## v43
## system
module system
  #(parameter WIDTH = 24)
   (input aclk,
    input aresetn,
    input [WIDTH-1:0] s_axis_tdata,
    input s_axis_tvalid,
    output s_axis_tready,
    input s_axis_tlast,
    input [3:0] s_axis_tuser,
    output [2*WIDTH-1:0] m_axis_tdata,
    output m_axis_tvalid,
    input m_axis_tready,
    output m_axis_tlast,
    output [3:0] m_axis_tuser);
    localparam SEED = 7'b1011101;
    wire [WIDTH-1:0] s2e_tdata;
    wire s2e_tvalid;
    wire s2e_tready;
    wire s2e_tlast;
    wire [3:0] s2e_tuser;
    scrambler #(.WIDTH(WIDTH), .SEED(SEED)) scrambler_i(
        .aclk(aclk),
        .aresetn(aresetn),
        .s_axis_tdata(s_axis_tdata),
        .s_axis_tvalid(s_axis_tvalid),
        .s_axis_tready(s_axis_tready),
        .s_axis_tuser(s_axis_tuser),
        .s_axis_tlast(s_axis_tlast),
        .m_axis_tdata(s2e_tdata),
        .m_axis_tvalid(s2e_tvalid),
        .m_axis_tready(s2e_tready),
        .m_axis_tuser(s2e_tuser),
        .m_axis_tlast(s2e_tlast)
    );
    encoder #(.WIDTH(WIDTH)) encoder_i(
        .aclk(aclk),
        .aresetn(aresetn),
        .s_axis_tdata(s2e_tdata),
        .s_axis_tvalid(s2e_tvalid),
        .s_axis_tready(s2e_tready),
        .s_axis_tuser(s2e_tuser),
        .s_axis_tlast(s2e_tlast),
        .m_axis_tdata(m_axis_tdata),
        .m_axis_tvalid(m_axis_tvalid),
        .m_axis_tready(m_axis_tready),
        .m_axis_tuser(m_axis_tuser),
        .m_axis_tlast(m_axis_tlast)
    );
endmodule
Settings: LEC_CHECK=0, CAP_MARGIN=15, CELL_PAD_IN_SITES_DETAIL_PLACEMENT=2, CORE_ASPECT_RATIO=0.71, CORE_MARGIN=2, CORE_UTILIZATION=40, CTS_CLUSTER_SIZE=29, HOLD_SLACK_MARGIN=-0.03, MIN_ROUTING_LAYER=met2, PLACE_DENSITY=0.76, SETUP_SLACK_MARGIN=0.11, SLEW_MARGIN=20, TNS_END_PERCENT=5; clock period 1.68 ns.
run.sh (not shown) runs the stock make flow with config.mk's settings and CLKGATE_MAP_FILE=.
v43 did not finish: a tool error stopped it during clock tree synthesis (4_1_cts).
--- input diff v43..v9 ---
Settings: CTS_CLUSTER_SIZE: 29 -> unset; TNS_END_PERCENT: 5 -> unset; the clock period (ns, I/O delays scaled along): 1.68 -> 4.0.
Results
Width of the die: v43 vs v9 identical
Going from v43 to v9, number of register bits inferred by synthesis closely matched the old numbers; fraction of the yosys area taken by sequential cells closely matched the old numbers; total instance count after detailed placement decreased by 108 relative to the old numbers; post-synth tally of flip-flops with integrated enable closely matched the old numbers.
The flow did not stop early for v9: all stages ran, and the layout cleared the timing, design-rule and antenna checks.
As far as summed instance area of the synthesized netlist goes, v43 and v9 are indistinguishable; the numbers are identical.
Compared to v43, v9 has post-placement setup slack 1.64 ns higher.
Post-DP HPWL (v9 over v43): decrease, 21%
Post-detailed-placement cell area (v9 vs. v43) decreases by more than 10%
| final estimated routing congestion in global placement | higher: v9 |
Here is what was changed in the inputs of v12 compared with v9.
Settings: an added CTS_CLUSTER_SIZE of 87; a deleted MIN_ROUTING_LAYER that had been met2; a change of CORE_ASPECT_RATIO from 0.71 to 0.5; an added CTS_CLUSTER_DIAMETER of 287; a change of CAP_MARGIN from 15 to 40; a deleted HOLD_SLACK_MARGIN that had been -0.03; a change of PLACE_DENSITY from 0.76 to 0.35; a change of CORE_UTILIZATION from 40 to 56; a change of SETUP_SLACK_MARGIN from 0.11 to 1.05; an added TNS_END_PERCENT of 15; a deleted CELL_PAD_IN_SITES_DETAIL_PLACEMENT that had been 2.
==> results <==
On internal power component, v9 tracks v12 almost exactly.
Taking v9 as the reference, in v12 die area decreased about 27%, sequential share of layout area essentially unchanged, switching power as a share of total power decreased 4.5 points, post-route worst hold slack decreased 0.018 ns, detailed-router iteration count before antenna repair decreased 23.
Here is what was changed in the inputs of v46 compared with v12.
Settings: changing CAP_MARGIN from 40 to 0; changing SETUP_SLACK_MARGIN from 1.05 to -0.4; removing CORE_ASPECT_RATIO (formerly 0.5).
[summary]
v46 ended with every stage complete and zero timing, DRC or antenna violations.
[compare] base=v12 new=v46: first-iteration DRC count dropped 77, layout buffer count excluding clock buffers saw a decrease.
Compared with v12, v46 shows final instance area that has gone down slightly.
Core utilization before placement, v46 and v12, lower one = v46.
Wire: v46 routes less than v12
The worst path setup slack after routing of v46 was superior to that of v12.
v12 → v46: global-route usage dropped 0.86 points; worst slack on hold paths climbed 0.0081 ns; power dropped 9.3%; wire length on met2 climbed about 14%.
Edits applied to the flow inputs when going from v46 to v25:
Settings: SETUP_SLACK_MARGIN: -0.4 -> unset; CTS_CLUSTER_SIZE: 87 -> unset; PLACE_DENSITY: 0.35 -> unset; MIN_ROUTING_LAYER: unset -> met2; CAP_MARGIN: 0 -> 15; TNS_END_PERCENT: 15 -> unset; CORE_MARGIN: 2 -> 4; CTS_CLUSTER_DIAMETER: 287 -> unset; CORE_UTILIZATION: 56 -> 40; CELL_PAD_IN_SITES_DETAIL_PLACEMENT: unset -> 2; HOLD_SLACK_MARGIN: unset -> 0.01.
==> results <==
- Timing, DRC, antenna: 0 failures across v25 and v46
- On met1 track demand over resource: v25 sits below v46.
- Arrival time at the worst endpoint for v25: 0.15 ns up relative to v46
- Looking at pre-CTS worst setup slack, v25 sits 0.27 ns lower than v46 does.
- Comparing v25 and v46, the higher sequential share of layout area was measured on v46.
- The run with more routed wire is v25, not v46.
- Smallest hold slack: v25 > v46
- Total design power grows by more than 10% when moving from v46 to v25.
- [compare] base=v46 new=v25: global-route usage increased 15 points, first-pass GRT wire length rose 49%, post-route cell area has increased, floorplan-stage core utilization now smaller.
[inputs] v39 vs v25
Settings: CTS_CLUSTER_DIAMETER now 287, previously not set; TNS_END_PERCENT now 15, previously not set; CORE_UTILIZATION now 56, was 40; CELL_PAD_IN_SITES_DETAIL_PLACEMENT no longer set, was 2; SETUP_SLACK_MARGIN now -0.4, previously not set; HOLD_SLACK_MARGIN no longer set, was 0.01; CORE_MARGIN now 6, was 4; PLACE_DENSITY now 0.35, previously not set; MIN_ROUTING_LAYER no longer set, was met2; CAP_MARGIN now 0, was 15; CTS_CLUSTER_SIZE now 87, previously not set.
[summary]
Summary — clock buffer count in the final layout, v39 relative to v25: higher, by 1. Tap cell instance count sits lower in v39 than in v25. On setup slack: between v25 and v39, it ends up higher for v39. v25 was larger in final cell area than v39. Changes observed in v39 relative to v25: count of non-filler cells in the finished layout saw a decrease; number of ordinary and repair buffers in the finished layout saw a decrease; all-layer global routing usage shrank by 19 points. Compared with v25, v39 shows half-perimeter wire length of the detailed placement result lower by 30%.
Power is estimated from default activity; no workload was simulated.
